==> raven <==
==> flow/design.v <==
`timescale 1ns / 1ps
module fir_7_7(
    input clk,
    input rst,
    input [7:0] weight_data,
    input [2:0] weight_idx,
    input weight_valid,
    output weight_ready,
    input [7:0] input_data,
    input input_valid,
    output input_ready,
    output [15:0] output_data,
    input output_ready,
    output output_valid 
    );
    reg i_ready;
    reg w_ready;
    assign input_ready = i_ready;
    assign weight_ready = w_ready;
    wire [15:0] products [6:0];
    wire [15:0] sums [ 5:0];
    reg [7:0] inputs [6:0];
    reg [7:0] weights [6:0];
    reg [15:0] result;
    assign output_data = result;
    reg output_valid_delay;
    reg output_valid_r;
    assign output_valid = output_valid_r;
    always@(posedge clk)
    begin
        if(input_valid & input_ready)
            output_valid_delay <= 1;
        else
            output_valid_delay <= 0;
        output_valid_r <= output_valid_delay;
    end
    always@(posedge clk)
    begin
        if(rst)
        begin
            inputs[0] <= 0;
            inputs[1] <= 0;
            inputs[2] <= 0;
            inputs[3] <= 0;
            inputs[4] <= 0;
            inputs[5] <= 0;
            inputs[6] <= 0;
            weights[0] <= 0;
            weights[1] <= 0;
            weights[2] <= 0;
            weights[3] <= 0;
            weights[4] <= 0;
            weights[5] <= 0;
            weights[6] <= 0;
            result <= 0;
            i_ready <= 0;
            w_ready <= 0;
        end else begin
            i_ready <= 1;
            w_ready <= 1;
            if(weight_ready & weight_valid)begin
                weights[weight_idx] <= weight_data;
            end
            if(input_valid & input_ready)begin
                inputs[0] <= input_data;
                inputs[1] <= inputs[0];
                inputs[2] <= inputs[1];
                inputs[3] <= inputs[2];
                inputs[4] <= inputs[3];
                inputs[5] <= inputs[4];
                inputs[6] <= inputs[5];
            end
            if(output_valid & output_ready)begin
                result <= sums[5];
            end
        end
    end
    multiplier m0(inputs[0], weights[0], products[0]);
    multiplier m1(inputs[1], weights[1], products[1]);
    multiplier m2(inputs[2], weights[2], products[2]);
    multiplier m3(inputs[3], weights[3], products[3]);
    multiplier m4(inputs[4], weights[4], products[4]);
    multiplier m5(inputs[5], weights[5], products[5]);
    multiplier m6(inputs[6], weights[6], products[6]);
    adder a0(products[0], products[1], sums[0]);
    adder a1(products[2], products[3], sums[1]);
    adder a2(products[4], products[5], sums[2]);
    adder a3(products[6], sums[0], sums[3]);
    adder a4(sums[1], sums[2], sums[4]);
    adder a5(sums[3], sums[4], sums[5]);
endmodule
module adder(
    input [15:0] addend1,
    input [15:0] addend2,
    output [15:0] sum
    );
    assign sum = addend1 + addend2;
endmodule
module multiplier(
    input [7:0] weight_data,
    input [7:0] input_data,
    output [15:0] product
    );
    assign product = weight_data * input_data;
endmodule
==> flow/run.sh <==
#!/bin/bash
# the make line also repeats each setting of config.mk as NAME=value (left out here)
make -C /OpenROAD-flow-scripts/flow DESIGN_CONFIG=/design/flow/config.mk WORK_HOME=/design/flow/orfs CLKGATE_MAP_FILE= finish
==> flow/config.mk <==
export PLATFORM = sky130hd
export DESIGN_NAME = fir_7_7
export DESIGN_NICKNAME = fir_7_7
export VERILOG_FILES = /design/flow/design.v
export SDC_FILE = /design/flow/constraint.sdc
export NUM_CORES = 4
export LEC_CHECK = 0
export CAP_MARGIN = 25
export CORE_MARGIN = 2
export CORE_UTILIZATION = 61
export CTS_CLUSTER_SIZE = 76
export MAX_ROUTING_LAYER = met4
export PLACE_DENSITY_LB_ADDON = 0.08
export SETUP_SLACK_MARGIN = 1.15
export SLEW_MARGIN = 40
export TNS_END_PERCENT = 50
==> flow/constraint.sdc <==
create_clock -name core_clock -period 8.0 [get_ports {clk}]
set_input_delay 1.6000 -clock core_clock [delete_from_list [all_inputs] [get_ports {clk}]]
set_output_delay 1.6000 -clock core_clock [all_outputs]
set_load 0.01 [all_outputs]
==> fjord: changes against raven <==
==> flow/config.mk (replaced) <==
export PLATFORM = sky130hd
export DESIGN_NAME = fir_7_7
export DESIGN_NICKNAME = fir_7_7
export VERILOG_FILES = /design/flow/design.v
export SDC_FILE = /design/flow/constraint.sdc
export NUM_CORES = 4
export LEC_CHECK = 0
export ABC_AREA = 1
export CAP_MARGIN = 20
export CORE_ASPECT_RATIO = 1.91
export CORE_MARGIN = 2
export CORE_UTILIZATION = 40
export CTS_CLUSTER_DIAMETER = 235
export CTS_CLUSTER_SIZE = 53
export GPL_ROUTABILITY_DRIVEN = 0
export PLACE_DENSITY = 0.63
export SLEW_MARGIN = 5
==> results <==
item                                                   fjord       raven
Status                              timing/DRC/antenna clean  timing/DRC/antenna clean
Count of cells resized by post-cts repair                  0          70
Non-clock inverter count in the final layout             844         507
Sw Share                                               45.4%       27.3%
Global-route wire length before repair              95200 um    86400 um
Total number of vias                                   15300       14000
Synthesis area per yosys                          20800 um^2  19900 um^2
Distinct cell type count after synthesis                  33          40
Post-layout net count                                   3136        2789
Detail Placement HPWL                               51000 um    44900 um
Final-layout fill cell count                            5156        2665
Chip Area                                         54000 um^2  34100 um^2
Count of instantiated cells in the yosys netlist        2592        2113

========
==> cedar <==
Starts from the design.v that is shown in full above.
==> flow/config.mk <==
export PLATFORM = sky130hd
export DESIGN_NAME = fir_7_7
export DESIGN_NICKNAME = fir_7_7
export VERILOG_FILES = /design/flow/design.v
export SDC_FILE = /design/flow/constraint.sdc
export NUM_CORES = 4
export LEC_CHECK = 0
export CAP_MARGIN = 20
export CELL_PAD_IN_SITES_DETAIL_PLACEMENT = 1
export CORE_MARGIN = 2
export CORE_UTILIZATION = 47
export CTS_CLUSTER_DIAMETER = 178
export CTS_CLUSTER_SIZE = 98
export PLACE_DENSITY = 0.4
export SETUP_SLACK_MARGIN = -0.76
export SLEW_MARGIN = 40
==> flow/constraint.sdc <==
create_clock -name core_clock -period 8.0 [get_ports {clk}]
set_input_delay 1.6000 -clock core_clock [delete_from_list [all_inputs] [get_ports {clk}]]
set_output_delay 1.6000 -clock core_clock [all_outputs]
set_load 0.01 [all_outputs]
run.sh (not shown) runs the stock make flow with config.mk's settings and CLKGATE_MAP_FILE=.
==> yarrow: changes against cedar <==
- CELL_PAD_IN_SITES_DETAIL_PLACEMENT: 1 -> not set
- CORE_UTILIZATION: 47 -> 40
- CTS_CLUSTER_DIAMETER: 178 -> not set
- CTS_CLUSTER_SIZE: 98 -> not set
- PLACE_DENSITY: 0.4 -> not set
- SETUP_SLACK_MARGIN: -0.76 -> not set
- SLEW_MARGIN: 40 -> 20
==> run_results.csv <==
group,metric,value,unit
cts,clk_pin_slew,0.07,ns
layout,seq_share,0.144,
layout,finalNetCount,2741,
power_and_ir_drop,clkPwrFrac,0.468,
run,warning_count,28,
global_routing,grt.total_usage,0.304,
global_routing,grt_pass1_vias,15618,
floorplan,num_rows,75,
outcome,status,"finished clean",
# the run above: cedar

==> run_results.csv <==
group,metric,value,unit
outcome,status,"finished clean",
global_routing,grt.total_usage,0.235,
worst_hold_path,min_to,"output_valid_r",
worst_setup_path,cp_cell_sequence,"nand2_1 > fa_1 > inv_1 > fa_1 > inv_1 > fa_1 > inv_1 > fa_1 > inv_1 > fa_1 > fa_1 > inv_1 > fa_1 > fa_1 > inv_1 > fa_1 > inv_1 > ha_1 > a21o_1 > a21oi_1 > o211ai_1 > a31o_2 > a21oi_1 > mux2_2",
worst_hold_path,hp-class,"flop to flop",
layout,finalNetCount,2733,
floorplan,num_rows,81,
worst_setup_path,worst-path-buf-inv,7,
placement,globalplace.congestion,0.901,
global_routing,grt_pass1_vias,14737,
layout,seq_share,0.143,
cts,clk_pin_slew,0.06,ns
run,warning_count,26,
# the run above: yarrow


========
==> maple: inputs <==
// fir_7_7: RTL as listed in full above, without the edits since
export LEC_CHECK = 0
export ABC_AREA = 1
export CAP_MARGIN = 20
export CORE_MARGIN = 2
export CORE_UTILIZATION = 72
export CTS_CLUSTER_SIZE = 73
export PLACE_DENSITY_LB_ADDON = 0.01
export SETUP_SLACK_MARGIN = 1.61
export SLEW_MARGIN = 20
create_clock -name core_clock -period 6.15 [get_ports {clk}]
==> garnet (differences from maple) <==
--- a/flow/config.mk
+++ b/flow/config.mk
@@ -9,7 +9,6 @@
 export CAP_MARGIN = 20
 export CORE_MARGIN = 2
-export CORE_UTILIZATION = 72
-export CTS_CLUSTER_SIZE = 73
-export PLACE_DENSITY_LB_ADDON = 0.01
-export SETUP_SLACK_MARGIN = 1.61
+export CORE_UTILIZATION = 54
+export CTS_CLUSTER_DIAMETER = 163
+export CTS_CLUSTER_SIZE = 98
 export SLEW_MARGIN = 20
==> flow/constraint.sdc (replaced) <==
create_clock -name core_clock -period 4.34 [get_ports {clk}]
set_input_delay 0.8680 -clock core_clock [delete_from_list [all_inputs] [get_ports {clk}]]
set_output_delay 0.8680 -clock core_clock [all_outputs]
set_load 0.01 [all_outputs]
==> results <==
                                                               maple                garnet
Run status                                             failed layout checks  failed layout checks
Reasons for failing layout checks                 negative setup slack  negative setup slack
Setup violation total in the final timing report                    11                    14
Reg-to-reg slack, setup                                       -0.61 ns              -2.40 ns
Register share of total power                                    0.188                 0.178
Drt first-iter violations                                         1663                  1008
Critical path endpoint                                      result[15]            result[11]
Combinational power                                          0.00335 W             0.00512 W
Combinational cell fraction of total power                       0.616                 0.633
Worst-case setup margin in the final layout                  -0.612 ns              -2.40 ns
Cell total after placement                                        3075                  3224
Routed length per placed instance                              18.5 um               17.7 um
Switching power as a share of total power                        0.451                 0.438
Pwr dens                                                    228 mW/mm2            324 mW/mm2
Non-clock buffer count in the final layout                         254                   311
Peak VDD IR                                                   0.388 mV              0.593 mV
Area of the core region                                     0.0285 mm2            0.0378 mm2
Gpl congestion                                                   0.960                 0.954
Setup Buffers After CTS                                             11                    24

========
==> run M: inputs <==
RTL: the design.v shown in full above, as it stands there.
clock: 9.18 ns
lec_check: 0
abc_area: 1
cap_margin: 30
core_aspect_ratio: 1.7
core_margin: 8
core_utilization: 50
cts_cluster_diameter: 319
cts_cluster_size: 98
gpl_timing_driven: 0
max_routing_layer: met5
place_density: 0.4
setup_slack_margin: 0.24
slew_margin: 20
tns_end_percent: 35
==> run D (differences from run M) <==
- ABC_AREA: 1 -> not set
- CAP_MARGIN: 30 -> 20
- CORE_ASPECT_RATIO: 1.7 -> not set
- CORE_MARGIN: 8 -> 2
- CORE_UTILIZATION: 50 -> 29
- CTS_CLUSTER_DIAMETER: 319 -> not set
- CTS_CLUSTER_SIZE: 98 -> not set
- GPL_TIMING_DRIVEN: 0 -> not set
- MAX_ROUTING_LAYER: met5 -> not set
- PLACE_DENSITY: 0.4 -> not set
- SETUP_SLACK_MARGIN: 0.24 -> not set
- TNS_END_PERCENT: 35 -> not set
==> flow/constraint.sdc (replaced) <==
create_clock -name core_clock -period 7.51 [get_ports {clk}]
set_input_delay 1.5020 -clock core_clock [delete_from_list [all_inputs] [get_ports {clk}]]
set_output_delay 1.5020 -clock core_clock [all_outputs]
set_load 0.01 [all_outputs]
==> summary of the runs <==
Of run M and run D, run M has the higher via count (gap 14%, measured against run D).
Against run D, the synthesized cell count of run M is higher by about 23%.
Worst setup slack: run D is worse than run M (1.2 ns).
Against run M, the clock power of run D is larger by about 30%.
In run M the worst hold slack is better than in run D, by 0.0082 ns.
Of run D and run M, run D has the higher sequential power (gap about 20%, measured against run M).
Against run M, the global-route usage of run D is lower by 10 points.
First-iteration DRC count: run D is smaller than run M (about 18%).
Between run D and run M, the lower final area is in run D (gap about 1.1%, measured against run M).
Against run M, the non-clock buffer count of run D is lower by 72.

========
==> inputs of trial 16 <==
Starts from the design.v that is shown in full above.
Settings: LEC_CHECK=0, ABC_AREA=1, CAP_MARGIN=30, CORE_ASPECT_RATIO=0.71, CORE_MARGIN=8, CORE_UTILIZATION=53, CTS_CLUSTER_DIAMETER=229, GPL_TIMING_DRIVEN=0, MAX_ROUTING_LAYER=met4, PLACE_DENSITY=0.92, SETUP_SLACK_MARGIN=0.24, SLEW_MARGIN=35, TNS_END_PERCENT=90; clock period 9.43 ns.
==> inputs of build 31, as changes to trial 16 <==
CAP_MARGIN = 20   (was 30)
CORE_ASPECT_RATIO = default   (was 0.71)
CORE_MARGIN = 2   (was 8)
CORE_UTILIZATION = 72   (was 53)
CTS_CLUSTER_DIAMETER = 59   (was 229)
GPL_TIMING_DRIVEN = default   (was 0)
MAX_ROUTING_LAYER = default   (was met4)
PLACE_DENSITY = default   (was 0.92)
SETUP_SLACK_MARGIN = 1.19   (was 0.24)
SLEW_MARGIN = 20   (was 35)
TNS_END_PERCENT = default   (was 90)
==> flow/constraint.sdc (replaced) <==
create_clock -name core_clock -period 4.33 [get_ports {clk}]
set_input_delay 0.8660 -clock core_clock [delete_from_list [all_inputs] [get_ports {clk}]]
set_output_delay 0.8660 -clock core_clock [all_outputs]
set_load 0.01 [all_outputs]
==> inputs of build 62, as changes to trial 16 <==
ABC_AREA = default   (was 1)
CAP_MARGIN = 20   (was 30)
CORE_ASPECT_RATIO = default   (was 0.71)
CORE_MARGIN = 2   (was 8)
CORE_UTILIZATION = 69   (was 53)
CTS_CLUSTER_DIAMETER = default   (was 229)
GPL_TIMING_DRIVEN = default   (was 0)
MAX_ROUTING_LAYER = default   (was met4)
PLACE_DENSITY = default   (was 0.92)
SETUP_SLACK_MARGIN = default   (was 0.24)
SLEW_MARGIN = 20   (was 35)
TNS_END_PERCENT = default   (was 90)
==> flow/constraint.sdc (replaced) <==
create_clock -name core_clock -period 9.52 [get_ports {clk}]
set_input_delay 1.9040 -clock core_clock [delete_from_list [all_inputs] [get_ports {clk}]]
set_output_delay 1.9040 -clock core_clock [all_outputs]
set_load 0.01 [all_outputs]
==> impl.org <==
#+TITLE: Physical design notes

** Detailed routing
- After detailed routing, the met2 layer carries 24.9 mm of wire.

** Final timing
- Final Critical Period :: 7.81 ns

** Outcome
- The run finished with no timing, DRC or antenna violations.

** Setup path
- Data on the critical path is required at its endpoint by 9.83 ns.

** Power
- Proportion of power drawn by the clock network :: 24.2%
- Cell-internal power :: 1.54 mW
- Of the total power, registers draw 21.8%.

** Clock network
- CTS clock-pin slew for the worst setup and hold paths :: 0.07 ns

** Global routing
- In the global route stage, met2 resource usage came out at 38.8%.
the above is filed under trial 16

==> impl.org <==
#+TITLE: Physical design notes

** Outcome
- The run finished, with violations left.
- Layout check failures :: negative setup slack

** Setup path
- Critical path data required time :: 4.67 ns

** Detailed routing
- Routed met2 length :: 28.2 mm

** Final timing
- Final Critical Period :: 6.83 ns
- Final setup viols :: 14
- Worst setup slack after layout :: -2.50 ns

** Power
- Cell internal power was estimated by the tool at 4.39 mW.

** Global routing
- met2 track demand over resource after global routing is 66.6%.
the above is filed under build 31

==> impl.org <==
#+TITLE: Physical design notes

** Outcome
- The run finished with no timing, DRC or antenna violations.

** Global routing
- Met2 layer usage reported by global route :: 62.1%

** Power
- Cell-internal power :: 1.04 mW
- Proportion of power drawn by the clock network :: 48.0%

** Clock network
- Looking at the post-CTS report, the setup buffer insertion count equals 0.
- In the CTS report, the clock slew at the register clock pins of the worst setup and hold paths is listed as 0.07 ns.

** Setup path
- The critical path endpoint has a required time of 9.85 ns.
the above is filed under build 62


========
==> v21: inputs <==
RTL: the design.v shown in full above, as it stands there.
clock: 9.52 ns
lec_check: 0
abc_area: 1
cap_margin: 20
core_margin: 2
core_utilization: 65
cts_cluster_diameter: 163
cts_cluster_size: 98
slew_margin: 20
==> v17 (differences from v21) <==
--- a/flow/config.mk
+++ b/flow/config.mk
@@ -9,6 +9,8 @@
 export CAP_MARGIN = 20
 export CORE_MARGIN = 2
-export CORE_UTILIZATION = 65
-export CTS_CLUSTER_DIAMETER = 163
+export CORE_UTILIZATION = 51
+export CTS_CLUSTER_DIAMETER = 178
 export CTS_CLUSTER_SIZE = 98
-export SLEW_MARGIN = 20
+export PLACE_DENSITY = 0.4
+export SETUP_SLACK_MARGIN = 2.36
+export SLEW_MARGIN = 0
==> flow/constraint.sdc (replaced) <==
create_clock -name core_clock -period 8.0 [get_ports {clk}]
set_input_delay 1.6000 -clock core_clock [delete_from_list [all_inputs] [get_ports {clk}]]
set_output_delay 1.6000 -clock core_clock [all_outputs]
set_load 0.01 [all_outputs]
==> v26 (differences from v21) <==
==> flow/config.mk (replaced) <==
export PLATFORM = sky130hd
export DESIGN_NAME = fir_7_7
export DESIGN_NICKNAME = fir_7_7
export VERILOG_FILES = /design/flow/design.v
export SDC_FILE = /design/flow/constraint.sdc
export NUM_CORES = 4
export LEC_CHECK = 0
export CAP_MARGIN = 20
export CORE_MARGIN = 2
export CORE_UTILIZATION = 72
export CTS_CLUSTER_DIAMETER = 59
export PLACE_DENSITY_LB_ADDON = 0.05
export SETUP_SLACK_MARGIN = 1.5
export SLEW_MARGIN = 20
export TNS_END_PERCENT = 5
==> flow/constraint.sdc (replaced) <==
create_clock -name core_clock -period 5.05 [get_ports {clk}]
set_input_delay 1.0100 -clock core_clock [delete_from_list [all_inputs] [get_ports {clk}]]
set_output_delay 1.0100 -clock core_clock [all_outputs]
set_load 0.01 [all_outputs]
==> results_dict.tcl <==
# implementation run metrics
set metrics [dict create \
    outcome "failed layout checks" \
    so_faults "negative setup slack" \
    yosys_area_um2 19900 \
    common_cells "inv_1, fa_1, nand2_1" \
    layout_setup_ws_ns -2.02 \
    setup_viol 13 \
    inverters_excl_clock 507 \
    comb_share_pct 64.7 \
    synth_xor_xnor_area_share_pct 1.30 \
    core_area_um2 27000 \
    die_w_um 170 \
    synthCells 2113 \
    dp.cells 2630 \
]
-- figures above: v26

==> results_dict.tcl <==
# implementation run metrics
set metrics [dict create \
    outcome "finished clean" \
    yosys_area_um2 20800 \
    setup_viol 0 \
    synth_xor_xnor_area_share_pct 0.541 \
    synthCells 2592 \
    layout_setup_ws_ns 1.12 \
    inverters_excl_clock 844 \
    core_area_um2 40000 \
    comb_share_pct 61.9 \
]
-- figures above: v17

==> results_dict.tcl <==
# implementation run metrics
set metrics [dict create \
    synth_xor_xnor_area_share_pct 0.541 \
    combPwrFrac_pct 49.5 \
    inverters_excl_clock 844 \
    yosys_area_um2 20800 \
    outcome "finished clean" \
    htreeDepth 4 \
    comb_share_pct 64.2 \
    common_cells "inv_1, nand2_1, fa_1" \
    setup_viol 0 \
    die_w_um 183 \
    core_area_um2 31600 \
    layout_setup_ws_ns 2.46 \
]
-- figures above: v21

Power is estimated from default activity; no workload was simulated.
